## flow/config.mk

```make
export PLATFORM = sky130hd
export DESIGN_NAME = router_top
export DESIGN_NICKNAME = router_top
export VERILOG_FILES = /design/flow/design.v
export SDC_FILE = /design/flow/constraint.sdc
export NUM_CORES = 4
export LEC_CHECK = 0
export ABC_AREA = 1
export CAP_MARGIN = 20
export CORE_MARGIN = 2
export CORE_UTILIZATION = 70
export CTS_CLUSTER_DIAMETER = 27
export CTS_CLUSTER_SIZE = 72
export PLACE_DENSITY_LB_ADDON = 0.01
export SETUP_SLACK_MARGIN = 0.57
export SLEW_MARGIN = 20
```

## flow/constraint.sdc

```tcl
create_clock -name core_clock -period 1.98 [get_ports {clock}]
set_input_delay 0.3960 -clock core_clock [delete_from_list [all_inputs] [get_ports {clock}]]
set_output_delay 0.3960 -clock core_clock [all_outputs]
set_load 0.01 [all_outputs]
```

## flow/design.v

```verilog
module router_top (
    input clock,
    input resetn,
    input packet_valid,
    input [7:0] data_in,
    input read_enb_0, read_enb_1, read_enb_2,
    output [7:0] data_out_0, data_out_1, data_out_2,
    output vld_out_0, vld_out_1, vld_out_2,
    output err,
    output busy
);
    wire [7:0] dout;
    wire [2:0] write_enb;
    wire [2:0] soft_reset;
    wire write_enb_reg;
    wire [2:0] read_enb;
    wire [2:0] empty;
    wire [2:0] full;
    wire lfd_state;
    wire detect_add;
    wire ld_state;
    wire laf_state;
    wire full_state;
    wire fifo_full;
    wire rst_int_reg;
    wire parity_done;
    wire low_packet_valid;
    assign read_enb = {read_enb_2, read_enb_1, read_enb_0};
    router_fsm FSM (.clock(clock), .resetn(resetn), .packet_valid(packet_valid), .data_in(data_in), .parity_done(parity_done), .soft_reset_0(soft_reset[0]), .soft_reset_1(soft_reset[1]), .soft_reset_2(soft_reset[2]), .fifo_full(fifo_full), .low_packet_valid(low_packet_valid), .fifo_empty_0(empty[0]), .fifo_empty_1(empty[1]), .fifo_empty_2(empty[2]), .detect_add(detect_add), .ld_state(ld_state), .laf_state(laf_state), .lfd_state(lfd_state), .full_state(full_state), .write_enb_reg(write_enb_reg), .rst_int_reg(rst_int_reg), .busy(busy));
    router_register REG (.clock(clock), .resetn(resetn), .packet_valid(packet_valid), .data_in(data_in), .fifo_full(fifo_full), .detect_add(detect_add), .ld_state(ld_state), .laf_state(laf_state), .full_state(full_state), .lfd_state(lfd_state), .rst_int_reg(rst_int_reg), .err(err), .parity_done(parity_done), .low_packet_valid(low_packet_valid), .dout(dout));
    router_sync SYNC (.clock(clock), .resetn(resetn), .data_in(data_in), .detect_add(detect_add), .write_enb_reg(write_enb_reg), .read_enb_0(read_enb_0), .read_enb_1(read_enb_1), .read_enb_2(read_enb_2), .write_enb(write_enb), .fifo_full(fifo_full), .full_0(full[0]), .full_1(full[1]), .full_2(full[2]), .empty_0(empty[0]), .empty_1(empty[1]), .empty_2(empty[2]), .soft_reset_0(soft_reset[0]), .soft_reset_1(soft_reset[1]), .soft_reset_2(soft_reset[2]), .vld_out_0(vld_out_0), .vld_out_1(vld_out_1), .vld_out_2(vld_out_2));
    router_fifo FIFO0 (.clock(clock), .resetn(resetn), .soft_reset(soft_reset[0]), .write_enb(write_enb[0]), .read_enb(read_enb[0]), .data_in({lfd_state, dout}), .lfd_state(lfd_state), .full(full[0]), .empty(empty[0]), .data_out(data_out_0));
    router_fifo FIFO1 (.clock(clock), .resetn(resetn), .soft_reset(soft_reset[1]), .write_enb(write_enb[1]), .read_enb(read_enb[1]), .data_in({lfd_state, dout}), .lfd_state(lfd_state), .full(full[1]), .empty(empty[1]), .data_out(data_out_1));
    router_fifo FIFO2 (.clock(clock), .resetn(resetn), .soft_reset(soft_reset[2]), .write_enb(write_enb[2]), .read_enb(read_enb[2]), .data_in({lfd_state, dout}), .lfd_state(lfd_state), .full(full[2]), .empty(empty[2]), .data_out(data_out_2));
endmodule
module router_fsm (
    input clock, resetn,
    input packet_valid,
    input [7:0] data_in,
    input fifo_full, fifo_empty_0, fifo_empty_1, fifo_empty_2,
    input soft_reset_0, soft_reset_1, soft_reset_2,
    input parity_done, low_packet_valid,
    output reg detect_add, ld_state, laf_state, lfd_state, full_state,
    output reg write_enb_reg, rst_int_reg, busy
);
    parameter DECODE_ADDRESS = 3'b000,
              LOAD_FIRST_DATA = 3'b001,
              LOAD_DATA = 3'b010,
              LOAD_PARITY = 3'b011,
              FIFO_FULL_STATE = 3'b100,
              LOAD_AFTER_FULL = 3'b101,
              DECODE_ADDRESS_WAIT = 3'b110,
              CHECK_PARITY_ERROR = 3'b111;
    reg [2:0] state, next_state;
    reg [1:0] addr;
    always @(posedge clock) begin
        if (~resetn)
            state <= DECODE_ADDRESS;
        else if ((soft_reset_0 && addr == 2'b00) ||
                 (soft_reset_1 && addr == 2'b01) ||
                 (soft_reset_2 && addr == 2'b10))
            state <= DECODE_ADDRESS;
        else
            state <= next_state;
    end
    always @(posedge clock) begin
        if (~resetn)
            addr <= 2'b00;
        else if (detect_add)
            addr <= data_in[1:0];
    end
    always @(*) begin
        next_state = state;
        case (state)
            DECODE_ADDRESS: begin
                if ((packet_valid && (data_in[1:0] == 2'b00) && fifo_empty_0) ||
                    (packet_valid && (data_in[1:0] == 2'b01) && fifo_empty_1) ||
                    (packet_valid && (data_in[1:0] == 2'b10) && fifo_empty_2))
                    next_state = LOAD_FIRST_DATA;
                else if ((packet_valid && (data_in[1:0] == 2'b00) && ~fifo_empty_0) ||
                         (packet_valid && (data_in[1:0] == 2'b01) && ~fifo_empty_1) ||
                         (packet_valid && (data_in[1:0] == 2'b10) && ~fifo_empty_2))
                    next_state = DECODE_ADDRESS_WAIT;
            end
            DECODE_ADDRESS_WAIT: begin
                if ((addr == 2'b00 && fifo_empty_0) ||
                    (addr == 2'b01 && fifo_empty_1) ||
                    (addr == 2'b10 && fifo_empty_2))
                    next_state = LOAD_FIRST_DATA;
            end
            LOAD_FIRST_DATA: begin
                if (fifo_full)
                    next_state = FIFO_FULL_STATE;
                else
                    next_state = LOAD_DATA;
            end
            LOAD_DATA: begin
                if (fifo_full)
                    next_state = FIFO_FULL_STATE;
                else if (~packet_valid)
                    next_state = LOAD_PARITY;
            end
            LOAD_PARITY: begin
                next_state = CHECK_PARITY_ERROR;
            end
            FIFO_FULL_STATE: begin
                if (~fifo_full)
                    next_state = LOAD_AFTER_FULL;
            end
            LOAD_AFTER_FULL: begin
                if (~parity_done && low_packet_valid)
                    next_state = LOAD_PARITY;
                else if (~parity_done && ~low_packet_valid)
                    next_state = LOAD_DATA;
                else if (parity_done)
                    next_state = DECODE_ADDRESS;
            end
            CHECK_PARITY_ERROR: begin
                if (~fifo_full)
                    next_state = DECODE_ADDRESS;
                else
                    next_state = FIFO_FULL_STATE;
            end
        endcase
    end
    always @(*) begin
        detect_add = 0;
        ld_state = 0;
        laf_state = 0;
        lfd_state = 0;
        full_state = 0;
        write_enb_reg = 0;
        rst_int_reg = 0;
        busy = 0;
        case (state)
            DECODE_ADDRESS: begin
                detect_add = 1;
            end
            DECODE_ADDRESS_WAIT: begin
                detect_add = 1;
            end
            LOAD_FIRST_DATA: begin
                lfd_state = 1;
                busy = 1;
            end
            LOAD_DATA: begin
                ld_state = 1;
                write_enb_reg = 1;
                busy = 1;
            end
            LOAD_PARITY: begin
                busy = 1;
            end
            FIFO_FULL_STATE: begin
                full_state = 1;
                busy = 1;
            end
            LOAD_AFTER_FULL: begin
                laf_state = 1;
                busy = 1;
            end
            CHECK_PARITY_ERROR: begin
                rst_int_reg = 1;
                busy = 1;
            end
        endcase
    end
endmodule
module router_register (
    input clock, resetn, packet_valid,
    input [7:0] data_in,
    input fifo_full, detect_add, ld_state, laf_state, full_state, lfd_state, rst_int_reg,
    output reg err, parity_done, low_packet_valid,
    output reg [7:0] dout
);
    reg [7:0] hold_header_byte, fifo_full_header_byte, internal_parity, packet_parity_byte;
    reg [7:0] fifo_full_data_reg;  
    reg [5:0] count;  
    always @(posedge clock) begin
        if (~resetn)
            hold_header_byte <= 8'b0;
        else if (detect_add && packet_valid)
            hold_header_byte <= data_in;
    end
    always @(posedge clock) begin
        if (~resetn)
            fifo_full_header_byte <= 8'b0;
        else if (detect_add && packet_valid)
            fifo_full_header_byte <= data_in;
    end
    always @(posedge clock) begin
        if (~resetn)
            fifo_full_data_reg <= 8'b0;
        else if (ld_state && fifo_full)
            fifo_full_data_reg <= data_in;
    end
    always @(*) begin
        if (lfd_state)
            dout = hold_header_byte;
        else if (ld_state && ~fifo_full)
            dout = data_in;
        else if (ld_state && fifo_full)
            dout = fifo_full_data_reg;
        else if (laf_state)
            dout = fifo_full_header_byte;
        else
            dout = 8'b0;
    end
    always @(posedge clock) begin
        if (~resetn)
            internal_parity <= 8'b0;
        else if (detect_add)
            internal_parity <= 8'b0;
        else if (lfd_state && packet_valid)
            internal_parity <= internal_parity ^ hold_header_byte;
        else if (ld_state && packet_valid && ~full_state)
            internal_parity <= internal_parity ^ data_in;
    end
    always @(posedge clock) begin
        if (~resetn)
            packet_parity_byte <= 8'b0;
        else if (detect_add && packet_valid)
            packet_parity_byte <= 8'b0;
        else if ((ld_state && ~packet_valid) || (laf_state && ~packet_valid && ~parity_done))
            packet_parity_byte <= data_in;
    end
    always @(posedge clock) begin
        if (~resetn)
            count <= 6'b0;
        else if (detect_add)
            count <= data_in[7:2];  
        else if (ld_state && packet_valid)
            count <= count - 1;
    end
    always @(posedge clock) begin
        if (~resetn)
            low_packet_valid <= 0;
        else
            low_packet_valid <= ~packet_valid;
    end
    always @(posedge clock) begin
        if (~resetn)
            parity_done <= 0;
        else if (detect_add)
            parity_done <= 0;
        else if ((count == 0) && (ld_state || laf_state) && (~packet_valid))
            parity_done <= 1;
    end
    always @(posedge clock) begin
        if (~resetn)
            err <= 0;
        else if (rst_int_reg)
            err <= 0;
        else if (parity_done)
            err <= (internal_parity != packet_parity_byte);
    end
endmodule
module router_sync (
    input clock, resetn,
    input [7:0] data_in,
    input detect_add, write_enb_reg,
    input read_enb_0, read_enb_1, read_enb_2,
    input empty_0, empty_1, empty_2,
    input full_0, full_1, full_2,
    output reg [2:0] write_enb,
    output reg fifo_full,
    output reg vld_out_0, vld_out_1, vld_out_2,
    output reg soft_reset_0, soft_reset_1, soft_reset_2
);
    reg [1:0] internal_addr;
    reg [4:0] timer_0, timer_1, timer_2;  
    always @(posedge clock) begin
        if (~resetn)
            internal_addr <= 2'b0;
        else if (detect_add)
            internal_addr <= data_in[1:0];
    end
    always @(*) begin
        case (internal_addr)
            2'b00: write_enb = {2'b0, write_enb_reg};
            2'b01: write_enb = {1'b0, write_enb_reg, 1'b0};
            2'b10: write_enb = {write_enb_reg, 2'b0};
            default: write_enb = 3'b0;
        endcase
    end
    always @(*) begin
        case (internal_addr)
            2'b00: fifo_full = full_0;
            2'b01: fifo_full = full_1;
            2'b10: fifo_full = full_2;
            default: fifo_full = 0;
        endcase
    end
    always @(posedge clock) begin
        if (~resetn) begin
            vld_out_0 <= 0;
            timer_0 <= 0;
            soft_reset_0 <= 0;
        end else begin
            if (~empty_0)
                vld_out_0 <= 1;
            else
                vld_out_0 <= 0;
            if (vld_out_0 && ~read_enb_0)
                timer_0 <= timer_0 + 1;
            else
                timer_0 <= 0;
            if (timer_0 == 29) begin
                soft_reset_0 <= 1;
                vld_out_0 <= 0;
                timer_0 <= 0;
            end else
                soft_reset_0 <= 0;
        end
    end
    always @(posedge clock) begin
        if (~resetn) begin
            vld_out_1 <= 0;
            timer_1 <= 0;
            soft_reset_1 <= 0;
        end else begin
            if (~empty_1)
                vld_out_1 <= 1;
            else
                vld_out_1 <= 0;
            if (vld_out_1 && ~read_enb_1)
                timer_1 <= timer_1 + 1;
            else
                timer_1 <= 0;
            if (timer_1 == 29) begin
                soft_reset_1 <= 1;
                vld_out_1 <= 0;
                timer_1 <= 0;
            end else
                soft_reset_1 <= 0;
        end
    end
    always @(posedge clock) begin
        if (~resetn) begin
            vld_out_2 <= 0;
            timer_2 <= 0;
            soft_reset_2 <= 0;
        end else begin
            if (~empty_2)
                vld_out_2 <= 1;
            else
                vld_out_2 <= 0;
            if (vld_out_2 && ~read_enb_2)
                timer_2 <= timer_2 + 1;
            else
                timer_2 <= 0;
            if (timer_2 == 29) begin
                soft_reset_2 <= 1;
                vld_out_2 <= 0;
                timer_2 <= 0;
            end else
                soft_reset_2 <= 0;
        end
    end
endmodule
module router_fifo (
    input clock, resetn, soft_reset,
    input write_enb, read_enb, lfd_state,
    input [8:0] data_in,  
    output reg [7:0] data_out,  
    output reg full, empty
);
    reg [8:0] mem [15:0];  
    reg [3:0] wr_ptr, rd_ptr;  
    reg [4:0] count;  
    always @(posedge clock) begin
        if (~resetn || soft_reset)
            wr_ptr <= 0;
        else if (write_enb && ~full)
            wr_ptr <= wr_ptr + 1;
    end
    always @(posedge clock) begin
        if (~resetn || soft_reset)
            rd_ptr <= 0;
        else if (read_enb && ~empty)
            rd_ptr <= rd_ptr + 1;
    end
    always @(posedge clock) begin
        if (~resetn || soft_reset)
            count <= 0;
        else begin
            case ({write_enb & ~full, read_enb & ~empty})
                2'b10: count <= count + 1;
                2'b01: count <= count - 1;
                default: count <= count;
            endcase
        end
    end
    always @(*) begin
        full = (count == 16);
        empty = (count == 0);
    end
    always @(posedge clock) begin
        if (write_enb && ~full)
            mem[wr_ptr] <= data_in;
    end
    always @(posedge clock) begin
        if (~resetn)
            data_out <= 8'b0;
        else if (soft_reset)
            data_out <= 8'b0;
        else if (read_enb && ~empty)
            data_out <= mem[rd_ptr][7:0];
        else if (empty)
            data_out <= 8'b0;
    end
endmodule
```

## flow/run.sh

```bash
#!/bin/bash
# the make line also repeats each setting of config.mk as NAME=value (left out here)
make -C /OpenROAD-flow-scripts/flow DESIGN_CONFIG=/design/flow/config.mk WORK_HOME=/design/flow/orfs CLKGATE_MAP_FILE= finish
```

==> results of run 1 <==
==> through the flow <==
step	utilization (%)	hold WS (ns)	cells	TNS, ns
3_3_place_gp	79.2	0.448	2506	-13.70
4_1_cts	94.2	0.477	2744	-34.37
2_1_floorplan	-	0.433	2008	-0.495
3_5_place_dp	79.2	0.451	2506	-37.64
==> per-layer routing <==
layer / track usage, % / overflow
met5: 41.3 / 1
met4: 103 / 370
met3: 78.1 / 15
met2: 110 / 818
met1: 88.5 / 17
==> what timing repair did <==
item / 4_1_cts
cloned: 9
setup buffers: 28
pin swaps: 37
gates resized: 82
endpoints found under the setup margin: 897
==> results.json, run 1 <==
{
  "synth.top_cell.area_share_pct": 51.7,
  "placement_rows": 65,
  "post-dp-hpwl_um": 34000,
  "routability_driven_placement_congestion_ratio": 0.919,
  "mappedNetlistNets": 2059,
  "ys_cells": 2008,
  "mux_area_share_pct": 4.31,
  "cts_sink_count": 533,
  "synthAdderAreaFrac_pct": 2.18,
  "design.die.area_um2": 33300,
  "fraction_of_registers_with_async_set_or_reset_after_synthesis_pct": 0,
  "yosys_register_bits": 533,
  "outcome": "aborted with a tool error",
  "fp.dieH_um": 182,
  "netlist_logic_family_top": "AND-OR/OR-AND gates",
  "failing_step": "global routing (5_1_grt)",
  "post_synth_instance_area_um2": 22300,
  "synth.lib_cells_used.distinct": 45,
  "flop_cell": "sky130_fd_sc_hd__edfxtp_1",
  "synth-xor-area-share_pct": 0.943,
  "synth.cells.most_frequent": "384 x sky130_fd_sc_hd__edfxtp_1, 242 x sky130_fd_sc_hd__o21ai_0, 221 x sky130_fd_sc_hd__nand2_1",
  "hold_fix_buffers_cts": 0,
  "yosys-stat-area_um2": 22300,
  "core_util_floorplan_pct": 70.8,
  "cts_max_level": 3,
  "clock-root-buffer": "sky130_fd_sc_hd__clkbuf_16",
  "synth_compound_gate_area_share_pct": 12.2,
  "stop_error": "[ERROR GRT-0232] Routing congestion too high. Check the congestion heatmap in the GUI.",
  "grt_use_total_pct": 93.0,
  "port_buffers": 42,
  "synth-seq-area-share_pct": 65.1,
  "place_ws_ns": -0.439,
  "synth.yosys.warnings": 4,
  "cts.path.max_buffers": 3,
  "area_fraction_in_and_or_nand_and_nor_cells_pct": 9.71,
  "gr-total-overflow": 1221,
  "core_area_um2": 31500,
  "placement.cell_area_um2": 24900,
  "top_cell": "sky130_fd_sc_hd__edfxtp_1",
  "synthDominantAreaCellType": "sky130_fd_sc_hd__edfxtp_1",
  "floorplan.die.width_um": 182,
  "count_of_library_flops_with_an_enable_pin": 384,
  "syn_avg_cell_area_um2": 11.1,
  "synthesis.instances": 2008,
  "total_cts_buffers": 107,
  "cell_area_leaders": "sky130_fd_sc_hd__edfxtp_1 52%, sky130_fd_sc_hd__dfxtp_1 13%, sky130_fd_sc_hd__o21ai_0 5.4%, sky130_fd_sc_hd__mux2i_1 4.3%, sky130_fd_sc_hd__a21oi_1 3.8%",
  "floorplan.io_pins": 43
}
==> run 2: changes to the inputs <==
Settings changed: CELL_PAD_IN_SITES_GLOBAL_PLACEMENT from default to 2, CORE_UTILIZATION 70 to 40, CTS_CLUSTER_DIAMETER 27 to default, CTS_CLUSTER_SIZE 72 to 96, GPL_ROUTABILITY_DRIVEN from default to 0, PLACE_DENSITY_LB_ADDON 0.01 to default, SETUP_SLACK_MARGIN 0.57 to default, TNS_END_PERCENT from default to 5.
Clock period 1.98 ns to 5.0 ns, I/O delays scaled along.
==> run 2 against run 1 <==
Now clean on timing, DRC and antenna. Die size grew 73%. Synthesized area stayed put. Synthesized cell count unchanged.
==> results.json, run 2 <==
{
  "critical_path_peak_fanout": 28,
  "layout.cell_area.non_filler_um2": 25400,
  "hold_slack_ns": 0.465,
  "port_buffers": 42,
  "area_fraction_in_and_or_nand_and_nor_cells_pct": 9.71,
  "fin_tns_setup_ns": 0,
  "post_cts.repair.setup_buffers": 0,
  "synthDominantAreaCellType": "sky130_fd_sc_hd__edfxtp_1",
  "timing.final.hold_violations": 0,
  "grt_pass1_vias": 14000,
  "synth.yosys.warnings": 4,
  "critPathTopFamily": "simple AND/OR/NAND/NOR gates",
  "placement_rows": 86,
  "netlist_logic_family_top": "AND-OR/OR-AND gates",
  "areaGrowthSynthToFinish_pct": 13.8,
  "drt_iter0_markers": 947,
  "core_area_um2": 55100,
  "mux_area_share_pct": 4.31,
  "insertion_delay_ns": 0.62,
  "vdd.ir_drop.worst_mv": 0.295,
  "worstRegToRegCells": 9,
  "routedWlPerCell_um": 19.0,
  "timing.reg2reg.setup_slack_ns": 1.90,
  "power.share.switching_pct": 34.3,
  "setup_viol": 0,
  "cts_tree": "built",
  "worst-path-stages": 9,
  "timing.critical_path.required_ns": 5.38,
  "mappedNetlistNets": 2059,
  "sort_of_element_at_the_end_of_the_critical_path": "register",
  "dr_total_vias": 14400,
  "path_buffers": 2,
  "drt-pass1-iter-count": 5,
  "total_cts_buffers": 57,
  "fraction_of_registers_with_async_set_or_reset_after_synthesis_pct": 0,
  "path_clk_slew_ns": 0.06,
  "transition_at_the_pin_with_the_smallest_max_transition_slack_ns": 1.05,
  "synth_compound_gate_area_share_pct": 12.2,
  "yosys_register_bits": 533,
  "grt_max_degree": 72,
  "post-dp-hpwl_um": 34500,
  "post_synth_instance_area_um2": 22300,
  "timing.critical_path.to": "FIFO0.mem[12][4]",
  "worst_slack_ns": 1.90,
  "gr-total-overflow": 0,
  "power.clock.fraction_pct": 30.1,
  "timing_worst_setup_path_type": "reg2reg",
  "clock-root-buffer": "sky130_fd_sc_hd__clkbuf_16",
  "power_combinational_mw": 3.79,
  "synthesis.instances": 2008,
  "fmax_mhz": 323,
  "cts.path.max_buffers": 3,
  "critical_path.reg2reg.endpoint": "FIFO0.mem[12][4]",
  "net-switching-power_mw": 4.74,
  "crit_slowest_cell": "sky130_fd_sc_hd__buf_4",
  "cellPowerDensity_nw_per_um2": 545,
  "power.share.sequential_pct": 42.5,
  "startpoint": "SYNC.internal_addr[1]",
  "place_ws_ns": 1.36,
  "fin_util_pct": 46.0,
  "holdCritPathClass": "reg2reg",
  "ys_cells": 2008,
  "grt_pass1_wl_um": 83700,
  "warning_count": 40,
  "yosys-stat-area_um2": 22300,
  "cp.arrival_ns": 3.48,
  "hold_start": "FIFO2.data_out[1]",
  "hold_path_end": "FIFO2.data_out[1]",
  "antenna_cells_inserted": 0,
  "slew_violations": 0,
  "design.die.area_um2": 57600,
  "hold_fix_buffers_cts": 0,
  "drt_wl_total_um": 54100,
  "cts_max_level": 2,
  "synth.top_cell.area_share_pct": 51.7,
  "synth.lib_cells_used.distinct": 45,
  "post-route-period-util_pct": 62.0,
  "r2r_start": "SYNC.internal_addr[1]",
  "syn_avg_cell_area_um2": 11.1,
  "avgViaCountPerCell": 5.05,
  "outcome": "no timing/DRC/antenna violations",
  "floorplan.die.width_um": 240,
  "critical_path.max_stage_delay_ns": 0.46,
  "leakagePower_nw": 9.05,
  "clock_net_power_mw": 4.15,
  "post_layout_min_period_ns": 3.10,
  "cts_resized": 0,
  "fp.dieH_um": 240,
  "grt_setup_unrepaired": "no",
  "flop_cell": "sky130_fd_sc_hd__edfxtp_1",
  "placement.cell_area_um2": 23500,
  "timing.critical_path.cells": "nor2_1, nand4_1, nand3_2, nand2_2, inv_2, nand2_1, a31o_1, o21ai_4, buf_4",
  "cell_area_leaders": "sky130_fd_sc_hd__edfxtp_1 52%, sky130_fd_sc_hd__dfxtp_1 13%, sky130_fd_sc_hd__o21ai_0 5.4%, sky130_fd_sc_hd__mux2i_1 4.3%, sky130_fd_sc_hd__a21oi_1 3.8%",
  "cts_sink_count": 533,
  "top_cell": "sky130_fd_sc_hd__edfxtp_1",
  "number_of_maximum_capacitance_violations": 0,
  "skew_ns": 0.0318,
  "synthAdderAreaFrac_pct": 2.18,
  "power.group.top": "sequential cells",
  "max-slew-margin-rel_pct": 30.1,
  "drc": 0,
  "final_nets": 2096,
  "synth-xor-area-share_pct": 0.943,
  "synth.cells.most_frequent": "384 x sky130_fd_sc_hd__edfxtp_1, 242 x sky130_fd_sc_hd__o21ai_0, 221 x sky130_fd_sc_hd__nand2_1",
  "grt_antenna_before_repair": 0,
  "core_util_floorplan_pct": 40.4,
  "grt_use_total_pct": 19.1,
  "floorplan.io_pins": 43,
  "fraction_of_power_consumed_by_combinational_cells_pct": 27.4,
  "power_sequential_mw": 5.87,
  "synth-seq-area-share_pct": 65.1,
  "final_antenna_net_count": 0,
  "number_of_cells_on_the_worst_hold_path": 2,
  "power_report.internal_total_mw": 9.07,
  "count_of_library_flops_with_an_enable_pin": 384,
  "timing.critical_path.from_type": "register"
}
[run 2: final cells by class]
cell class | instances | area, um^2
Fill cell | 5196 | 29700
Sequential cell | 533 | 14500
Multi-Input combinational cell | 1166 | 6630
Clock buffer | 73 | 1560
Tap cell | 748 | 936
Inverter | 225 | 845
Timing Repair Buffer | 62 | 578
Clock inverter | 35 | 288
[run 2: per-layer routing]
metal	track usage, %	wire (um)
met5	0	0
met4	5.18	1090
met3	2.49	1800
met2	29.4	24100
met1	28.3	27100
[run 2: per-stage QoR]
| stage | instances | power (mW) |
|---|---|---|
| 5_1_grt | 2842 | 14.6 |
| 2_1_floorplan | 2008 | 8.36 |
| 6_report | 2842 | 13.8 |
| 4_1_cts | 2841 | 14.0 |
| 3_3_place_gp | 2733 | 9.80 |
| 3_5_place_dp | 2733 | 9.82 |
==> run 3: changes to the inputs <==
Settings changed: ABC_AREA 1 to default, CELL_PAD_IN_SITES_GLOBAL_PLACEMENT 2 to default, CORE_UTILIZATION 40 to 68, CTS_CLUSTER_SIZE 96 to default, GPL_ROUTABILITY_DRIVEN 0 to default, TNS_END_PERCENT 5 to default.
Clock period 5.0 ns to 3.57 ns, I/O delays scaled along.
==> run 3 against run 2 <==
Still clean on timing, DRC and antenna. Synthesized cell count decreased by 34%. Non-clock buffer count increased by 33. Sequential power increased by 26%. Fmax increased by 1.7%. Clock power increased by 21%. Clock skew decreased by 0.018 ns. Register-to-register slack got worse by 1.4 ns. Critical path type unchanged. Largest cell class unchanged. Highest routed layer unchanged.
==> results.json, run 3 <==
{
  "dr_total_vias": 11500,
  "syn_avg_cell_area_um2": 16.1,
  "synth.yosys.warnings": 4,
  "post_synth_instance_area_um2": 21300,
  "design.die.area_um2": 32800,
  "vdd.ir_drop.worst_mv": 0.587,
  "grt_setup_unrepaired": "no",
  "power.share.switching_pct": 26.4,
  "setup_viol": 0,
  "number_of_maximum_capacitance_violations": 0,
  "post_layout_min_period_ns": 3.05,
  "clock_net_power_mw": 5.04,
  "fraction_of_power_consumed_by_combinational_cells_pct": 17.4,
  "fmax_mhz": 328,
  "most_frequent_cell_on_the_critical_path": "sky130_fd_sc_hd__a21oi_1",
  "fp.dieH_um": 181,
  "critical_path_peak_fanout": 5,
  "synth-xor-area-share_pct": 2.47,
  "power_sequential_mw": 7.40,
  "timing.final.hold_violations": 0,
  "number_of_cells_on_the_worst_hold_path": 1,
  "cts.path.max_buffers": 3,
  "core_util_floorplan_pct": 69.3,
  "synth.top_cell.area_share_pct": 54.1,
  "hold_start": "FSM.rst_int_reg",
  "critical_path.max_stage_delay_ns": 0.59,
  "skew_ns": 0.0138,
  "critPathTopFamily": "simple AND/OR/NAND/NOR gates",
  "total_cts_buffers": 51,
  "yosys-stat-area_um2": 21300,
  "r2r_start": "FIFO1.count[0]",
  "timing.critical_path.required_ns": 4.05,
  "global_route_met1_utilization_pct": 39.4,
  "mappedNetlistNets": 1373,
  "worst-path-stages": 10,
  "cts_resized": 0,
  "mux_area_share_pct": 15.0,
  "drt_iter0_markers": 1037,
  "ys_cells": 1322,
  "layout.cell_area.non_filler_um2": 24000,
  "timing_worst_setup_path_type": "reg2reg",
  "core_area_um2": 30700,
  "holdCritPathClass": "reg2reg",
  "warning_count": 40,
  "cts_max_level": 2,
  "synthesis.instances": 1322,
  "slew_violations": 0,
  "gr-total-overflow": 0,
  "power_report.internal_total_mw": 11.1,
  "drt-pass1-iter-count": 5,
  "outcome": "no timing/DRC/antenna violations",
  "areaGrowthSynthToFinish_pct": 12.9,
  "timing.critical_path.to": "FIFO1.count[4]",
  "placement.cell_area_um2": 22500,
  "port_buffers": 42,
  "synthAdderAreaFrac_pct": 2.28,
  "synthDominantAreaCellType": "sky130_fd_sc_hd__edfxtp_1",
  "cell_area_leaders": "sky130_fd_sc_hd__edfxtp_1 54%, sky130_fd_sc_hd__dfxtp_1 14%, sky130_fd_sc_hd__mux4_2 13%, sky130_fd_sc_hd__nor2_1 3.0%, sky130_fd_sc_hd__mux2i_1 2.3%",
  "post-route-period-util_pct": 85.3,
  "antenna_cells_inserted": 0,
  "hold_fix_buffers_cts": 0,
  "sort_of_element_at_the_end_of_the_critical_path": "register",
  "transition_at_the_pin_with_the_smallest_max_transition_slack_ns": 0.898,
  "area_fraction_in_and_or_nand_and_nor_cells_pct": 7.52,
  "cellPowerDensity_nw_per_um2": 627,
  "path_clk_slew_ns": 0.06,
  "critical_path.reg2reg.endpoint": "FIFO1.count[4]",
  "timing.critical_path.cells": "or4_4, nor2_1, nor2b_1, ha_1, fa_1, a21o_1, a21oi_1, xor2_1, or3_1, a21oi_1",
  "power.share.sequential_pct": 49.1,
  "timing.critical_path.from_type": "register",
  "drc": 0,
  "synth-seq-area-share_pct": 68.2,
  "avgViaCountPerCell": 6.24,
  "cp.arrival_ns": 3.53,
  "grt_pass1_vias": 11700,
  "insertion_delay_ns": 0.57,
  "grt_max_degree": 33,
  "post-dp-hpwl_um": 26700,
  "timing.reg2reg.setup_slack_ns": 0.52,
  "grt_use_total_pct": 27.3,
  "final_antenna_net_count": 0,
  "placement_rows": 64,
  "power.group.top": "sequential cells",
  "routedWlPerCell_um": 23.2,
  "path_buffers": 0,
  "cts_sink_count": 533,
  "groute.layer.met3.usage_pct": 3.59,
  "max-slew-margin-rel_pct": 40.2,
  "floorplan.io_pins": 43,
  "cts_tree": "built",
  "flop_cell": "sky130_fd_sc_hd__edfxtp_1",
  "synth.cells.most_frequent": "384 x sky130_fd_sc_hd__edfxtp_1, 172 x sky130_fd_sc_hd__nor2_1, 149 x sky130_fd_sc_hd__dfxtp_1",
  "grt_pass1_wl_um": 67900,
  "routability_driven_placement_congestion_ratio": 0.824,
  "power_combinational_mw": 2.63,
  "net-switching-power_mw": 3.98,
  "fraction_of_registers_with_async_set_or_reset_after_synthesis_pct": 0,
  "synth.lib_cells_used.distinct": 54,
  "yosys_register_bits": 533,
  "gr-max-usage-layer": "met2",
  "drt_wl_total_um": 42800,
  "final_nets": 1454,
  "top_cell": "sky130_fd_sc_hd__edfxtp_1",
  "floorplan.die.width_um": 181,
  "grt.met2_usage_pct": 45.1,
  "worstRegToRegCells": 10,
  "post_cts.repair.setup_buffers": 0,
  "clock-root-buffer": "sky130_fd_sc_hd__clkbuf_16",
  "synth_compound_gate_area_share_pct": 2.77,
  "fin_tns_setup_ns": 0,
  "hold_path_end": "REG.err",
  "crit_slowest_cell": "sky130_fd_sc_hd__or4_4",
  "grt_antenna_before_repair": 0,
  "power.clock.fraction_pct": 33.4,
  "netlist_logic_family_top": "multiplexers",
  "startpoint": "FIFO1.count[0]",
  "leakagePower_nw": 8.00,
  "count_of_library_flops_with_an_enable_pin": 384
}
[run 3: layout make-up]
type	instances	area (um^2)
timing repair buffer	95	881
inverter	28	105
clock inverter	27	174
fill	1716	6710
clock buffer	68	1380
tap	396	495
sequential	533	14500
multi-input combinational	694	6480
[run 3: metrics by stage]
step / setup WS [ns] / hold WS, ns / std cells / power (mW) / util (%)
finish: 0.523 / 0.393 / 1841 / 15.1 / 78.2
global route: 0.320 / 0.406 / 1841 / 15.6 / 78.2
CTS: 0.512 / 0.392 / 1841 / 15.2 / 78.2
detailed placement: 0.395 / 0.383 / 1746 / 10.1 / 73.1
global placement: 0.455 / 0.382 / 1746 / 10.1 / 73.1
floorplan: 0.393 / 0.375 / 1322 / 9.26 / -
[run 3: routing by layer]
metal	share of wire, %	wire length (um)	vias to the layer above
met2	50	21300	405
li1	-	-	5170
met5	0	0	-
met1	42	17900	5835
met3	5.8	2470	72
met4	2.5	1080	0
==> run 4: changes to the inputs <==
Settings changed: CELL_PAD_IN_SITES_GLOBAL_PLACEMENT from default to 0, CORE_UTILIZATION 68 to 70, CTS_CLUSTER_DIAMETER from default to 34, CTS_CLUSTER_SIZE from default to 44, GPL_TIMING_DRIVEN from default to 0, MIN_ROUTING_LAYER from default to met1, SETUP_SLACK_MARGIN from default to 0.97, TNS_END_PERCENT from default to 95.
Clock period 3.57 ns to 3.53 ns, I/O delays scaled along.
==> run 4 against run 3 <==
Largest cell class unchanged. Synthesized cell count did not move. Clock-buffer cell count rose by 18. Register-to-register slack worse by 0.13 ns. Power rose by 29%. Final cell count rose by 6.8%. Largest power group is now the clock network. First-iteration DRC count is 82% higher. Combinational power up 49%. Hold slack better by 0.0074 ns. Flip-flop count unchanged. Still clean. Via count is 19% higher. Synthesized area did not move. Critical endpoint is now FIFO0.count[4]. Final area grew 9.9%. Highest routed layer unchanged.
==> results.json, run 4 <==
{
  "path_clk_slew_ns": 0.07,
  "dr_total_vias": 13700,
  "r2r_start": "FIFO0.count[2]",
  "grt_pass1_vias": 13700,
  "timing.critical_path.to": "FIFO0.count[4]",
  "synth.cells.most_frequent": "384 x sky130_fd_sc_hd__edfxtp_1, 172 x sky130_fd_sc_hd__nor2_1, 149 x sky130_fd_sc_hd__dfxtp_1",
  "grt_max_degree": 33,
  "fraction_of_power_consumed_by_combinational_cells_pct": 20.1,
  "synth_compound_gate_area_share_pct": 2.77,
  "nFillCells": 1070,
  "final_cells": 1967,
  "drc": 0,
  "hold_fix_buffers_cts": 0,
  "vdd.ir_drop.worst_mv": 0.815,
  "fmax_mhz": 319,
  "synthesis.instances": 1322,
  "timing.critical_path.cells": "buf_6, nor4_4, buf_4, a2111oi_4, inv_1, ha_4, inv_4, fa_2, inv_2, a21o_1, a21oi_2, xnor2_2, buf_4, o21ai_1, a21oi_2",
  "clock-root-buffer": "sky130_fd_sc_hd__clkbuf_16",
  "slew_violations": 0,
  "design.die.area_um2": 31800,
  "count_of_library_flops_with_an_enable_pin": 384,
  "grt_use_total_pct": 36.3,
  "port_buffers": 37,
  "power.clock.fraction_pct": 41.8,
  "mappedNetlistNets": 1373,
  "synth.yosys.warnings": 4,
  "synthDominantAreaCellType": "sky130_fd_sc_hd__edfxtp_1",
  "drt_wl_total_um": 61300,
  "skew_ns": 0.0347,
  "worstRegToRegCells": 15,
  "worst-path-stages": 15,
  "max-slew-margin-rel_pct": 38.2,
  "yosys_register_bits": 533,
  "number_of_cells_on_the_worst_hold_path": 1,
  "timing.reg2reg.setup_slack_ns": 0.39,
  "area_fraction_in_and_or_nand_and_nor_cells_pct": 7.52,
  "floorplan.die.width_um": 178,
  "hold_path_end": "REG.err",
  "antenna_cells_inserted": 0,
  "setup_viol": 0,
  "netlist_logic_family_top": "multiplexers",
  "final_nets": 1567,
  "power.group.top": "the clock network",
  "placement_rows": 63,
  "timing.final.hold_violations": 0,
  "power.share.switching_pct": 28.8,
  "gr-total-overflow": 0,
  "critical_path.max_stage_delay_ns": 0.43,
  "floorplan.io_pins": 43,
  "startpoint": "FIFO0.count[2]",
  "core_util_floorplan_pct": 71.5,
  "power_combinational_mw": 3.91,
  "avgViaCountPerCell": 6.95,
  "crit_slowest_cell": "sky130_fd_sc_hd__a2111oi_4",
  "routability_driven_placement_congestion_ratio": 0.860,
  "fin_tns_setup_ns": 0,
  "warning_count": 44,
  "post_layout_min_period_ns": 3.14,
  "total_cts_buffers": 76,
  "cts.path.max_buffers": 3,
  "mux_area_share_pct": 15.0,
  "outcome": "no timing/DRC/antenna violations",
  "critical_path_peak_fanout": 4,
  "post-route-period-util_pct": 88.8,
  "hold_start": "FSM.rst_int_reg",
  "cp.arrival_ns": 3.58,
  "flop_cell": "sky130_fd_sc_hd__edfxtp_1",
  "holdCritPathClass": "reg2reg",
  "critPathTopFamily": "AND-OR/OR-AND gates",
  "synth-xor-area-share_pct": 2.47,
  "post_synth_instance_area_um2": 21300,
  "cts_max_level": 3,
  "insertion_delay_ns": 0.61,
  "net-switching-power_mw": 5.59,
  "fraction_of_registers_with_async_set_or_reset_after_synthesis_pct": 0,
  "timing_worst_setup_path_type": "reg2reg",
  "transition_at_the_pin_with_the_smallest_max_transition_slack_ns": 0.923,
  "final_antenna_net_count": 0,
  "finalPower_mw": 19.4,
  "fp.dieH_um": 178,
  "timing.critical_path.from_type": "register",
  "cts_sink_count": 533,
  "routedWlPerCell_um": 31.2,
  "number_of_maximum_capacitance_violations": 0,
  "top_cell": "sky130_fd_sc_hd__edfxtp_1",
  "cts_tree": "built",
  "grt_setup_unrepaired": "yes",
  "synth.lib_cells_used.distinct": 54,
  "yosys-stat-area_um2": 21300,
  "clock_net_power_mw": 8.13,
  "cellPowerDensity_nw_per_um2": 736,
  "cell_area_leaders": "sky130_fd_sc_hd__edfxtp_1 54%, sky130_fd_sc_hd__dfxtp_1 14%, sky130_fd_sc_hd__mux4_2 13%, sky130_fd_sc_hd__nor2_1 3.0%, sky130_fd_sc_hd__mux2i_1 2.3%",
  "grt_pass1_wl_um": 83200,
  "power_report.internal_total_mw": 13.8,
  "post-dp-hpwl_um": 28700,
  "power.share.sequential_pct": 38.0,
  "critical_path.reg2reg.endpoint": "FIFO0.count[4]",
  "grt_antenna_before_repair": 0,
  "drt_iter0_markers": 1887,
  "dpl.cell_count": 1761,
  "synthAdderAreaFrac_pct": 2.28,
  "path_buffers": 6,
  "timing.critical_path.required_ns": 3.97,
  "drt-pass1-iter-count": 7,
  "leakagePower_nw": 9.00,
  "synth-seq-area-share_pct": 68.2,
  "core_area_um2": 29800,
  "synth.top_cell.area_share_pct": 54.1,
  "power_sequential_mw": 7.39,
  "sort_of_element_at_the_end_of_the_critical_path": "register",
  "syn_avg_cell_area_um2": 16.1,
  "areaGrowthSynthToFinish_pct": 24.0,
  "ys_cells": 1322
}
[run 4: cell type report]
class / instances / area (um^2) / area share [%]
Buffer: 67 / 363 / 1.37
Clock inverter: 53 / 666 / 2.52
Timing Repair Buffer: 111 / 1220 / 4.64
Sequential cell: 533 / 14500 / 55.1
Clock buffer: 86 / 2020 / 7.66
Inverter: 28 / 108 / 0.407
Tap cell: 390 / 488 / 1.85
Multi-Input combinational cell: 699 / 7000 / 26.5
[run 4: per-stage QoR]
stage          hold WS (ns)  setup WS (ns)  area (um^2)  util [%]
2_1_floorplan         0.375          0.573        21300         -
3_3_place_gp          0.388         -0.138        22200      74.5
3_5_place_dp          0.393        -0.0234        22600      75.8
4_1_cts               0.403          0.823        25900      86.8
5_1_grt               0.425          0.373        26400      88.6
6_report              0.400          0.394        26400      88.6
[run 4: what timing repair did]
action / CTS / global route
pin swaps: 29 / 43
buffers inserted: 26 / 36
cloned: 5 / 0
gates resized: 73 / 77
setup endpoints to repair: 744 / 347
[run 4: per-layer routing]
metal | wire, um | vias to the layer above | GRT usage (%)
met5 | 0 | - | 0
met1 | 20300 | 6794 | 46.4
met4 | 4260 | 0 | 18.2
met3 | 6650 | 306 | 7.78
met2 | 30000 | 1149 | 59.5
li1 | - | 5431 | -
==> run 5: changes to the inputs <==
Settings changed: CELL_PAD_IN_SITES_DETAIL_PLACEMENT from default to 0, CELL_PAD_IN_SITES_GLOBAL_PLACEMENT 0 to 1, CORE_MARGIN 2 to 8, CORE_UTILIZATION 70 to 40, CTS_CLUSTER_DIAMETER 34 to 47, CTS_CLUSTER_SIZE 44 to 92, GPL_ROUTABILITY_DRIVEN from default to 0, GPL_TIMING_DRIVEN 0 to default, MIN_ROUTING_LAYER met1 to met2, PLACE_DENSITY_LB_ADDON from default to 0.12, SETUP_SLACK_MARGIN 0.97 to default, SLEW_MARGIN 20 to 30, TNS_END_PERCENT 95 to default.
Clock period 3.53 ns to 3.05 ns, I/O delays scaled along.
==> run 5 against run 4 <==
Clock-buffer cell count down 20. Critical path depth down 4. First-iteration DRC count down 6.8%. Critical path type unchanged. Still clean on timing, DRC and antenna. Critical endpoint unchanged. Largest cell class unchanged. Final cell count up 11%. Routed wire length down 22%. Highest routed layer is now met5. Non-clock buffer count down 44. Clock power down 5.9%.
==> results.json, run 5 <==
{
  "total_cts_buffers": 61,
  "path_buffers": 1,
  "yosys-stat-area_um2": 21300,
  "count_of_library_flops_with_an_enable_pin": 384,
  "grt_use_total_pct": 23.7,
  "drt_wl_total_um": 48100,
  "combGateArea_um2": 6510,
  "post_synth_instance_area_um2": 21300,
  "number_of_cells_on_the_worst_hold_path": 1,
  "holdCritPathClass": "reg2reg",
  "timing.reg2reg.setup_slack_ns": 0.17,
  "sort_of_element_at_the_end_of_the_critical_path": "register",
  "net-switching-power_mw": 5.42,
  "grt_pass1_vias": 17500,
  "max-slew-margin-rel_pct": 36.5,
  "timing.critical_path.cells": "or4_1, nor2_1, nor2b_1, ha_1, buf_4, ha_1, a21o_1, a21oi_1, xnor2_1, or3_1, a21oi_1",
  "timing_worst_setup_path_type": "reg2reg",
  "floorplan.die.width_um": 247,
  "top_cell": "sky130_fd_sc_hd__edfxtp_1",
  "fraction_of_power_consumed_by_combinational_cells_pct": 17.3,
  "worst-path-stages": 11,
  "avgViaCountPerCell": 6.81,
  "path_clk_slew_ns": 0.06,
  "placement.cell_area_um2": 23200,
  "power_combinational_mw": 3.40,
  "synth.yosys.warnings": 4,
  "drc": 0,
  "warning_count": 38,
  "hold_path_end": "REG.err",
  "grt_setup_unrepaired": "no",
  "mux_area_share_pct": 15.0,
  "synth.cells.most_frequent": "384 x sky130_fd_sc_hd__edfxtp_1, 172 x sky130_fd_sc_hd__nor2_1, 149 x sky130_fd_sc_hd__dfxtp_1",
  "insertion_delay_ns": 0.63,
  "hold_start": "FSM.rst_int_reg",
  "critPathTopFamily": "simple AND/OR/NAND/NOR gates",
  "syn_avg_cell_area_um2": 16.1,
  "power.share.switching_pct": 27.6,
  "ys_cells": 1322,
  "startpoint": "FIFO0.count[0]",
  "flop_cell": "sky130_fd_sc_hd__edfxtp_1",
  "cts_sink_count": 533,
  "areaGrowthSynthToFinish_pct": 19.1,
  "placement_rows": 84,
  "post_layout_min_period_ns": 2.88,
  "fin_tns_setup_ns": 0,
  "synthAdderAreaFrac_pct": 2.28,
  "gr-total-overflow": 0,
  "worst_slack_ns": 0.166,
  "yosys_register_bits": 533,
  "leakagePower_nw": 8.49,
  "port_buffers": 42,
  "post-dp-hpwl_um": 30000,
  "clock_net_power_mw": 7.65,
  "cp.arrival_ns": 3.43,
  "core_area_um2": 52700,
  "timing.critical_path.required_ns": 3.59,
  "r2r_start": "FIFO0.count[0]",
  "final_nets": 1503,
  "cellPowerDensity_nw_per_um2": 774,
  "synth-xor-area-share_pct": 2.47,
  "timing.final.hold_violations": 0,
  "vdd.ir_drop.worst_mv": 0.463,
  "layout.area.seq_um2": 14500,
  "timing.critical_path.from_type": "register",
  "final_antenna_net_count": 0,
  "place_ws_ns": 0.0839,
  "cts_max_level": 2,
  "setup_viol": 0,
  "floorplan.io_pins": 43,
  "number_of_maximum_capacitance_violations": 0,
  "post-route-period-util_pct": 94.6,
  "critical_path.max_stage_delay_ns": 0.58,
  "dr_total_vias": 14900,
  "worstRegToRegCells": 11,
  "timing.critical_path.to": "FIFO0.count[4]",
  "synth.lib_cells_used.distinct": 54,
  "slew_violations": 0,
  "clock-root-buffer": "sky130_fd_sc_hd__clkbuf_16",
  "transition_at_the_pin_with_the_smallest_max_transition_slack_ns": 0.949,
  "core_util_floorplan_pct": 40.4,
  "power.group.top": "sequential cells",
  "power_sequential_mw": 8.57,
  "synth-seq-area-share_pct": 68.2,
  "critical_path.reg2reg.endpoint": "FIFO0.count[4]",
  "mappedNetlistNets": 1373,
  "cts.path.max_buffers": 3,
  "cell_area_leaders": "sky130_fd_sc_hd__edfxtp_1 54%, sky130_fd_sc_hd__dfxtp_1 14%, sky130_fd_sc_hd__mux4_2 13%, sky130_fd_sc_hd__nor2_1 3.0%, sky130_fd_sc_hd__mux2i_1 2.3%",
  "crit_slowest_cell": "sky130_fd_sc_hd__or4_1",
  "drt-pass1-iter-count": 5,
  "synthesis.instances": 1322,
  "cts_tree": "built",
  "fmax_mhz": 347,
  "post_cts.repair.setup_buffers": 0,
  "area_fraction_in_and_or_nand_and_nor_cells_pct": 7.52,
  "netlist_logic_family_top": "multiplexers",
  "drt_iter0_markers": 1758,
  "power.share.sequential_pct": 43.7,
  "fraction_of_registers_with_async_set_or_reset_after_synthesis_pct": 0,
  "grt_antenna_before_repair": 0,
  "grt_pass1_wl_um": 73500,
  "synth.top_cell.area_share_pct": 54.1,
  "critical_path_peak_fanout": 3,
  "grt_max_degree": 49,
  "antenna_cells_inserted": 0,
  "power.clock.fraction_pct": 39.0,
  "nFillCells": 4430,
  "cts_resized": 0,
  "hold_fix_buffers_cts": 0,
  "skew_ns": 0.0295,
  "synth_compound_gate_area_share_pct": 2.77,
  "routedWlPerCell_um": 22.0,
  "layout.cell_area.non_filler_um2": 25400,
  "design.die.area_um2": 60900,
  "synthDominantAreaCellType": "sky130_fd_sc_hd__edfxtp_1",
  "power_report.internal_total_mw": 14.2,
  "fp.dieH_um": 247,
  "outcome": "no timing/DRC/antenna violations"
}
[run 5: cell type report]
type	count	area share [%]
Timing Repair Buffer	134	4.88
Clock buffer	66	6.13
Tap cell	688	3.40
Inverter	28	0.415
Sequential cell	533	57.3
Clock inverter	46	2.26
Multi-Input combinational cell	694	25.7
[run 5: per-layer routing]
layer  GRT usage, %  vias up  wire length (um)
met5           2.53        -               172
met4           3.72        6              1730
met3           32.3      194             19600
met2           28.7     4022             26600
met1              -     5428                 0
li1               -     5254                 -
[run 5: stage by stage]
stage          hold WS [ns]  power (mW)  cells  utilization [%]
2_1_floorplan         0.375        10.8   1322                -
5_1_grt               0.444        20.4   2189             48.2
6_report              0.413        19.6   2189             48.2
4_1_cts               0.420        19.7   2189             48.1
3_5_place_dp          0.398        12.1   2077             44.1
3_3_place_gp          0.397        12.1   2077             44.1
==> run 6: changes to the inputs <==
Settings changed: ABC_AREA from default to 0, CELL_PAD_IN_SITES_DETAIL_PLACEMENT 0 to 1, CELL_PAD_IN_SITES_GLOBAL_PLACEMENT 1 to default, CORE_MARGIN 8 to 2, CORE_UTILIZATION 40 to 36, CTS_CLUSTER_DIAMETER 47 to 81, CTS_CLUSTER_SIZE 92 to 32, GPL_ROUTABILITY_DRIVEN 0 to default, GPL_TIMING_DRIVEN from default to 1, MAX_ROUTING_LAYER from default to met5, PLACE_DENSITY from default to 0.47, PLACE_DENSITY_LB_ADDON 0.12 to default, SETUP_SLACK_MARGIN from default to -0.35, SLEW_MARGIN 30 to 35, TNS_END_PERCENT from default to 95.
Clock period 3.05 ns to 3.58 ns, I/O delays scaled along.
==> run 6 against run 5 <==
Synthesized cell count stayed put. Clock skew is 0.0012 ns higher. Combinational power is 19% lower. Final area is 4.5% lower. Still clean on timing, DRC and antenna. Highest routed layer unchanged. Synthesized area stayed put. Critical path type unchanged. First-iteration DRC count is 16% lower.
==> results.json, run 6 <==
{
  "post_layout_min_period_ns": 3.13,
  "dpl.cell_count": 2134,
  "ys_cells": 1322,
  "worst_slack_ns": 0.447,
  "path_clk_slew_ns": 0.11,
  "fp.dieH_um": 247,
  "worstRegToRegCells": 10,
  "synth.cells.most_frequent": "384 x sky130_fd_sc_hd__edfxtp_1, 172 x sky130_fd_sc_hd__nor2_1, 149 x sky130_fd_sc_hd__dfxtp_1",
  "grt_setup_unrepaired": "no",
  "power.share.switching_pct": 30.4,
  "hold_fix_buffers_cts": 0,
  "count_of_library_flops_with_an_enable_pin": 384,
  "most_frequent_cell_on_the_critical_path": "sky130_fd_sc_hd__a21oi_1",
  "met2_length_um": 27300,
  "cts_max_level": 1,
  "fmax_mhz": 319,
  "core_util_floorplan_pct": 36.2,
  "cp.arrival_ns": 3.70,
  "floorplan.die.width_um": 247,
  "place_ws_ns": 0.305,
  "nFillCells": 5823,
  "netlist_logic_family_top": "multiplexers",
  "critPathTopFamily": "simple AND/OR/NAND/NOR gates",
  "grt_pass1_vias": 17400,
  "synth-xor-area-share_pct": 2.47,
  "synth.lib_cells_used.distinct": 54,
  "fin_util_pct": 41.2,
  "antenna_cells_inserted": 0,
  "top_cell": "sky130_fd_sc_hd__edfxtp_1",
  "slew_violations": 0,
  "layout.area.seq_um2": 14500,
  "outcome": "no timing/DRC/antenna violations",
  "power.share.sequential_pct": 51.2,
  "post_synth_instance_area_um2": 21300,
  "fraction_of_registers_with_async_set_or_reset_after_synthesis_pct": 0,
  "gr-total-overflow": 0,
  "fraction_of_power_consumed_by_combinational_cells_pct": 19.2,
  "post-route-period-util_pct": 87.5,
  "final_antenna_net_count": 0,
  "placement_rows": 89,
  "vdd.ir_drop.worst_mv": 0.375,
  "holdCritPathClass": "reg2reg",
  "cts_sink_count": 533,
  "post-dp-hpwl_um": 32100,
  "mux_area_share_pct": 15.0,
  "timing.reg2reg.setup_slack_ns": 0.45,
  "synth.yosys.warnings": 4,
  "final_cells": 2190,
  "port_buffers": 42,
  "power.group.top": "sequential cells",
  "timing.critical_path.required_ns": 4.15,
  "path_buffers": 0,
  "drt-pass1-iter-count": 6,
  "avgViaCountPerCell": 6.72,
  "fin_tns_setup_ns": 0,
  "crit_slowest_cell": "sky130_fd_sc_hd__or4_4",
  "critical_path_peak_fanout": 5,
  "warning_count": 38,
  "power_combinational_mw": 2.76,
  "total_cts_buffers": 30,
  "m1WireLength_um": 0,
  "synthAdderAreaFrac_pct": 2.28,
  "critical_path.reg2reg.endpoint": "FIFO1.count[4]",
  "timing.critical_path.from_type": "register",
  "clock_net_power_mw": 4.26,
  "syn_avg_cell_area_um2": 16.1,
  "area_fraction_in_and_or_nand_and_nor_cells_pct": 7.52,
  "yosys_register_bits": 533,
  "core_area_um2": 58800,
  "combGateArea_um2": 6530,
  "number_of_maximum_capacitance_violations": 0,
  "routedWlPerCell_um": 22.4,
  "final_nets": 1444,
  "transition_at_the_pin_with_the_smallest_max_transition_slack_ns": 0.917,
  "post_cts.repair.setup_buffers": 0,
  "grt_antenna_before_repair": 0,
  "power.clock.fraction_pct": 29.6,
  "timing.final.hold_violations": 0,
  "drc": 0,
  "areaGrowthSynthToFinish_pct": 13.7,
  "insertion_delay_ns": 0.65,
  "synth-seq-area-share_pct": 68.2,
  "power_sequential_mw": 7.36,
  "synthesis.instances": 1322,
  "grt_pass1_wl_um": 74900,
  "top_layer_used": "met5",
  "drt_iter0_markers": 1483,
  "dr_total_vias": 14700,
  "grt_max_degree": 34,
  "floorplan.io_pins": 43,
  "yosys-stat-area_um2": 21300,
  "synthDominantAreaCellType": "sky130_fd_sc_hd__edfxtp_1",
  "synth.top_cell.area_share_pct": 54.1,
  "cts.path.max_buffers": 3,
  "clock-root-buffer": "sky130_fd_sc_hd__clkbuf_16",
  "leakagePower_nw": 7.86,
  "worst-path-stages": 10,
  "power_report.internal_total_mw": 10.0,
  "timing.critical_path.cells": "or4_4, nor2_1, nor2b_1, ha_1, fa_1, a21o_1, a21oi_1, xor2_1, or3_1, a21oi_1",
  "timing.critical_path.to": "FIFO1.count[4]",
  "startpoint": "FIFO1.count[0]",
  "synth_compound_gate_area_share_pct": 2.77,
  "grt_use_total_pct": 24.3,
  "setup_viol": 0,
  "sort_of_element_at_the_end_of_the_critical_path": "register",
  "mappedNetlistNets": 1373,
  "flop_cell": "sky130_fd_sc_hd__edfxtp_1",
  "skew_ns": 0.0306,
  "design.die.area_um2": 61100,
  "hold_start": "FSM.rst_int_reg",
  "critical_path.max_stage_delay_ns": 0.58,
  "cell_area_leaders": "sky130_fd_sc_hd__edfxtp_1 54%, sky130_fd_sc_hd__dfxtp_1 14%, sky130_fd_sc_hd__mux4_2 13%, sky130_fd_sc_hd__nor2_1 3.0%, sky130_fd_sc_hd__mux2i_1 2.3%",
  "number_of_cells_on_the_worst_hold_path": 1,
  "timing_worst_setup_path_type": "reg2reg",
  "cts_resized": 0,
  "cellPowerDensity_nw_per_um2": 594,
  "cts_tree": "built",
  "max-slew-margin-rel_pct": 38.7,
  "r2r_start": "FIFO1.count[0]",
  "routability_driven_placement_congestion_ratio": 0.792,
  "net-switching-power_mw": 4.37,
  "drt_wl_total_um": 49100,
  "hold_path_end": "REG.err",
  "met3RoutedLength_um": 20200
}
run 6: layout make-up:
type / count / area share [%]
inverters: 28 / 0.434
well taps: 773 / 3.99
repair buffers: 106 / 3.93
clock buffers: 31 / 3.11
flip-flops and latches: 533 / 59.9
clock inverters: 25 / 1.66
multi-input cells: 694 / 26.9
run 6: stage by stage:
step                hold slack [ns]  power, mW  cell area, um^2
floorplan                     0.375       9.24            21300
global placement              0.383       10.2            23000
detailed placement            0.386       10.3            23000
CTS                           0.401       14.5            24200
global route                  0.421       15.1            24200
finish                        0.402       14.4            24200
run 6: layer usage:
layer	GRT usage (%)	up-vias
li1	-	5113
met1	-	5288
met2	29.9	4136
met3	33.0	177
met4	2.98	4
met5	1.63	-
==> run 7: changes to the inputs <==
Settings changed: ABC_AREA 0 to 1, CELL_PAD_IN_SITES_DETAIL_PLACEMENT 1 to 2, CELL_PAD_IN_SITES_GLOBAL_PLACEMENT from default to 2, CORE_MARGIN 2 to 10, CORE_UTILIZATION 36 to 30, CTS_CLUSTER_DIAMETER 81 to default, CTS_CLUSTER_SIZE 32 to 96, GPL_ROUTABILITY_DRIVEN from default to 0, GPL_TIMING_DRIVEN 1 to default, MAX_ROUTING_LAYER met5 to default, MIN_ROUTING_LAYER met2 to default, PLACE_DENSITY 0.47 to default, PLACE_DENSITY_LB_ADDON from default to 0.09, SETUP_SLACK_MARGIN -0.35 to default, SLEW_MARGIN 35 to 5, TNS_END_PERCENT 95 to 5.
Clock period 3.58 ns to 2.95 ns, I/O delays scaled along.
==> run 7 against run 6 <==
Combinational power increased to 2.8 times the previous value. Global-route usage decreased by 8.7 points. Largest power group unchanged. Non-clock buffer count up 57. Final area rose by 10%. Sequential power rose by 32%.
==> results.json, run 7 <==
{
  "outcome": "no timing/DRC/antenna violations",
  "post_layout_min_period_ns": 2.69,
  "synthDominantAreaCellType": "sky130_fd_sc_hd__edfxtp_1",
  "fmax_mhz": 372,
  "r2r_start": "SYNC.internal_addr[0]",
  "power.share.switching_pct": 34.7,
  "flop_cell": "sky130_fd_sc_hd__edfxtp_1",
  "drt_iter0_markers": 738,
  "clock_net_power_mw": 7.45,
  "yosys-stat-area_um2": 22300,
  "design.die.area_um2": 85600,
  "syn_avg_cell_area_um2": 11.1,
  "synth-xor-area-share_pct": 0.943,
  "synthesis.instances": 2008,
  "drt-pass1-iter-count": 4,
  "timing.critical_path.from_type": "register",
  "areaGrowthSynthToFinish_pct": 19.9,
  "routedWlPerCell_um": 21.2,
  "gr-total-overflow": 0,
  "timing.critical_path.to": "FIFO1.count[4]",
  "grt_pass1_wl_um": 103000,
  "grt_antenna_before_repair": 0,
  "synthAdderAreaFrac_pct": 2.18,
  "synth.cells.most_frequent": "384 x sky130_fd_sc_hd__edfxtp_1, 242 x sky130_fd_sc_hd__o21ai_0, 221 x sky130_fd_sc_hd__nand2_1",
  "port_buffers": 42,
  "cp.arrival_ns": 3.26,
  "timing.reg2reg.setup_slack_ns": 0.26,
  "hold_path_end": "REG.count[1]",
  "yosys_register_bits": 533,
  "cts.path.max_buffers": 3,
  "hold_start": "REG.count[1]",
  "grt_max_degree": 61,
  "insertion_delay_ns": 0.63,
  "final_antenna_net_count": 0,
  "nFillCells": 7784,
  "mappedNetlistNets": 2059,
  "grt_setup_unrepaired": "no",
  "drc": 0,
  "drt_wl_total_um": 66900,
  "power_report.internal_total_mw": 16.2,
  "area_fraction_in_and_or_nand_and_nor_cells_pct": 9.71,
  "max-slew-margin-rel_pct": 42.1,
  "setup_viol": 0,
  "count_of_library_flops_with_an_enable_pin": 384,
  "core_area_um2": 73300,
  "grt_use_total_pct": 15.5,
  "crit_slowest_cell": "sky130_fd_sc_hd__fa_1",
  "placement_rows": 99,
  "finalPower_mw": 24.8,
  "cell_area_leaders": "sky130_fd_sc_hd__edfxtp_1 52%, sky130_fd_sc_hd__dfxtp_1 13%, sky130_fd_sc_hd__o21ai_0 5.4%, sky130_fd_sc_hd__mux2i_1 4.3%, sky130_fd_sc_hd__a21oi_1 3.8%",
  "sort_of_element_at_the_end_of_the_critical_path": "register",
  "timing_worst_setup_path_type": "reg2reg",
  "timing.final.hold_violations": 0,
  "vdd.ir_drop.worst_mv": 0.439,
  "synth_compound_gate_area_share_pct": 12.2,
  "timing.critical_path.cells": "inv_1, nor2_2, inv_1, nor2_1, nand2_1, ha_1, fa_1, a21o_1, a21oi_1, inv_1, a21oi_1, o21ai_0, a21oi_1, o21a_1",
  "critical_path.max_stage_delay_ns": 0.48,
  "power.group.top": "sequential cells",
  "synth.yosys.warnings": 4,
  "dr_total_vias": 15300,
  "core_util_floorplan_pct": 30.4,
  "synth.lib_cells_used.distinct": 45,
  "startpoint": "SYNC.internal_addr[0]",
  "cts_resized": 0,
  "power.share.sequential_pct": 39.2,
  "floorplan.die.width_um": 293,
  "number_of_cells_on_the_worst_hold_path": 2,
  "worstRegToRegCells": 14,
  "final_nets": 2201,
  "grt_pass1_vias": 16800,
  "timing.critical_path.required_ns": 3.52,
  "worst-path-stages": 14,
  "critical_path_peak_fanout": 5,
  "power_combinational_mw": 7.63,
  "critical_path.reg2reg.endpoint": "FIFO1.count[4]",
  "path_buffers": 3,
  "netlist_logic_family_top": "AND-OR/OR-AND gates",
  "avgViaCountPerCell": 4.85,
  "synth.top_cell.area_share_pct": 51.7,
  "antenna_cells_inserted": 0,
  "warning_count": 39,
  "cts_max_level": 2,
  "cts_tree": "built",
  "net-switching-power_mw": 8.62,
  "hold_slack_ns": 0.460,
  "floorplan.io_pins": 43,
  "ys_cells": 2008,
  "synth-seq-area-share_pct": 65.1,
  "hold_fix_buffers_cts": 0,
  "placement.cell_area_um2": 24800,
  "mux_area_share_pct": 4.31,
  "clock-root-buffer": "sky130_fd_sc_hd__clkbuf_16",
  "transition_at_the_pin_with_the_smallest_max_transition_slack_ns": 0.867,
  "number_of_maximum_capacitance_violations": 0,
  "post_synth_instance_area_um2": 22300,
  "cts_sink_count": 533,
  "leakagePower_nw": 9.70,
  "slew_violations": 0,
  "power.clock.fraction_pct": 30.0,
  "post_cts.repair.setup_buffers": 0,
  "top_cell": "sky130_fd_sc_hd__edfxtp_1",
  "path_clk_slew_ns": 0.06,
  "fp.dieH_um": 293,
  "power_sequential_mw": 9.74,
  "fraction_of_power_consumed_by_combinational_cells_pct": 30.7,
  "total_cts_buffers": 61,
  "cellPowerDensity_nw_per_um2": 929,
  "fin_tns_setup_ns": 0,
  "holdCritPathClass": "reg2reg",
  "fraction_of_registers_with_async_set_or_reset_after_synthesis_pct": 0,
  "skew_ns": 0.0234,
  "critPathTopFamily": "AND-OR/OR-AND gates",
  "post-route-period-util_pct": 91.2,
  "post-dp-hpwl_um": 46100,
  "layout.cell_area.non_filler_um2": 26700
}
==> run 7: final cells by class <==
cell class | count | area (um^2) | area share (%)
repair buffers | 163 | 1550 | 5.81
multi-input cells | 1166 | 6630 | 24.8
inverters | 225 | 845 | 3.16
well taps | 959 | 1200 | 4.49
clock inverters | 30 | 253 | 0.946
flip-flops and latches | 533 | 14500 | 54.3
clock buffers | 85 | 1720 | 6.43
==> run 7: through the flow <==
step	utilization, %	cells	setup slack (ns)
after global routing	36.4	3161	0.0268
after detailed placement	33.8	3046	-0.0239
after CTS	36.4	3161	0.214
after floorplan	-	2008	-0.156
after global placement	33.8	3046	0.0283
final	36.4	3161	0.259
==> run 7: metal layers <==
layer  GRT usage, %  vias to the layer above  part of all wire [%]
li1               -                     7333                     -
met5              0                        -                     0
met2           26.8                      138                    49
met4           4.05                        0                   2.2
met3           2.21                       89                   2.5
met1           20.1                     7780                    46
==> run 8: changes to the inputs <==
Settings changed: CELL_PAD_IN_SITES_DETAIL_PLACEMENT 2 to default, CELL_PAD_IN_SITES_GLOBAL_PLACEMENT 2 to default, CORE_MARGIN 10 to 2, CORE_UTILIZATION 30 to 72, CTS_CLUSTER_DIAMETER from default to 96, CTS_CLUSTER_SIZE 96 to 10, GPL_ROUTABILITY_DRIVEN 0 to default, PLACE_DENSITY from default to 0.74, PLACE_DENSITY_LB_ADDON 0.09 to default, SETUP_SLACK_MARGIN from default to 0.44, SLEW_MARGIN 5 to 20.
Clock period 2.95 ns to 1.98 ns, I/O delays scaled along.
==> run 8 against run 7 <==
The layout now fails its checks (negative setup slack). Routed wire length fell by 2.3%. Combinational power rose by 85%. Final cell count fell by 15%. Sequential power rose by 49%. Register-to-register slack got worse by 0.69 ns. First-iteration DRC count rose to 3.9 times the previous value. Fmax rose by 12%. Largest cell class unchanged. Highest routed layer unchanged.
==> results.json, run 8 <==
{
  "outcome": "finished with violations",
  "failed_checks": "negative setup slack",
  "post-route-period-util_pct": 122,
  "fraction_of_registers_with_async_set_or_reset_after_synthesis_pct": 0,
  "mappedNetlistNets": 2059,
  "setup_viol": 537,
  "timing.final.hold_violations": 0,
  "floorplan.die.width_um": 180,
  "timing.critical_path.to": "FIFO1.count[4]",
  "routedWlPerCell_um": 24.4,
  "leakagePower_nw": 10.2,
  "critPathTopFamily": "AND-OR/OR-AND gates",
  "floorplan.io_pins": 43,
  "grt_pass1_vias": 17000,
  "clock_net_power_mw": 10.0,
  "power_sequential_mw": 14.5,
  "worstRegToRegCells": 13,
  "max-slew-margin-rel_pct": 56.9,
  "cts_tree": "built",
  "synth.lib_cells_used.distinct": 45,
  "skew_ns": 0.0314,
  "flop_cell": "sky130_fd_sc_hd__edfxtp_1",
  "clock-root-buffer": "sky130_fd_sc_hd__clkbuf_16",
  "holdCritPathClass": "reg2reg",
  "areaGrowthSynthToFinish_pct": 22.6,
  "vdd.ir_drop.worst_mv": 1.20,
  "ys_cells": 2008,
  "net-switching-power_mw": 13.8,
  "grt_use_total_pct": 35.8,
  "power.group.top": "sequential cells",
  "number_of_cells_on_the_worst_hold_path": 2,
  "fin_util_pct": 89.5,
  "routability_driven_placement_congestion_ratio": 0.859,
  "synth_compound_gate_area_share_pct": 12.2,
  "drt-pass1-iter-count": 7,
  "timing.critical_path.required_ns": 2.53,
  "cts.path.max_buffers": 3,
  "cts_max_level": 2,
  "core_area_um2": 30500,
  "layout.cell_area.non_filler_um2": 27300,
  "post_layout_min_period_ns": 2.41,
  "power_report.internal_total_mw": 24.8,
  "timing.critical_path.cells": "nor2_4, nand3_2, nand2_2, inv_2, ha_4, fa_2, a21o_1, a21oi_2, inv_2, a21oi_2, o21ai_2, a21oi_1, o21a_1",
  "avgViaCountPerCell": 6.59,
  "r2r_start": "FIFO1.count[1]",
  "worst_slack_ns": -0.427,
  "synth.cells.most_frequent": "384 x sky130_fd_sc_hd__edfxtp_1, 242 x sky130_fd_sc_hd__o21ai_0, 221 x sky130_fd_sc_hd__nand2_1",
  "port_buffers": 42,
  "power_combinational_mw": 14.1,
  "grt_antenna_before_repair": 0,
  "power.share.switching_pct": 35.6,
  "synth.yosys.warnings": 4,
  "startpoint": "FIFO1.count[1]",
  "synth-xor-area-share_pct": 0.943,
  "yosys-stat-area_um2": 22300,
  "syn_avg_cell_area_um2": 11.1,
  "hold_path_end": "REG.count[1]",
  "placement.cell_area_um2": 24800,
  "drc": 0,
  "nFillCells": 1242,
  "slew_violations": 0,
  "synthesis.instances": 2008,
  "path_clk_slew_ns": 0.06,
  "timing.critical_path.from_type": "register",
  "total_cts_buffers": 59,
  "synthAdderAreaFrac_pct": 2.18,
  "drt_wl_total_um": 65400,
  "cp.arrival_ns": 2.95,
  "path_buffers": 2,
  "area_fraction_in_and_or_nand_and_nor_cells_pct": 9.71,
  "netlist_logic_family_top": "AND-OR/OR-AND gates"
}
-- run 8: final cells by class --
| type | count | area [um^2] | area share (%) |
|---|---|---|---|
| Antenna cell | 1 | 2.50 | 0.00916 |
| Timing Repair Buffer | 254 | 2560 | 9.37 |
| Sequential cell | 533 | 14500 | 53.3 |
| Clock buffer | 104 | 1670 | 6.10 |
| Inverter | 225 | 872 | 3.19 |
| Clock inverter | 2 | 38.8 | 0.142 |
| Tap cell | 396 | 495 | 1.81 |
| Multi-Input combinational cell | 1166 | 7130 | 26.1 |
-- run 8: stage by stage --
stage          std cells  hold slack [ns]  worst slack, ns  power [mW]
2_1_floorplan       2008            0.433           -0.243        21.4
6_report            2681            0.463           -0.427        38.6
3_5_place_dp        2555            0.454           -0.507        26.6
3_3_place_gp        2555            0.449           -0.447        26.1
4_1_cts             2666            0.465           -0.207        36.7
5_1_grt             2680            0.474           -0.461        39.8
-- run 8: timing repair --
action | in CTS | in global routing
setup endpoints to repair | 865 | 877
pin swaps | 8 | 22
gates resized | 32 | 158
buffers inserted | 5 | 10
gates cloned | 0 | 4
-- run 8: layer usage --
layer  part of all wire, %  up-vias  GRT usage, %
li1                      -     7506             -
met5                     0        -             0
met4                   5.0        0          14.7
met1                    35     8336          47.1
met2                    49     1499          60.0
met3                    12      321          5.92
Power and IR drop assume default switching activity.
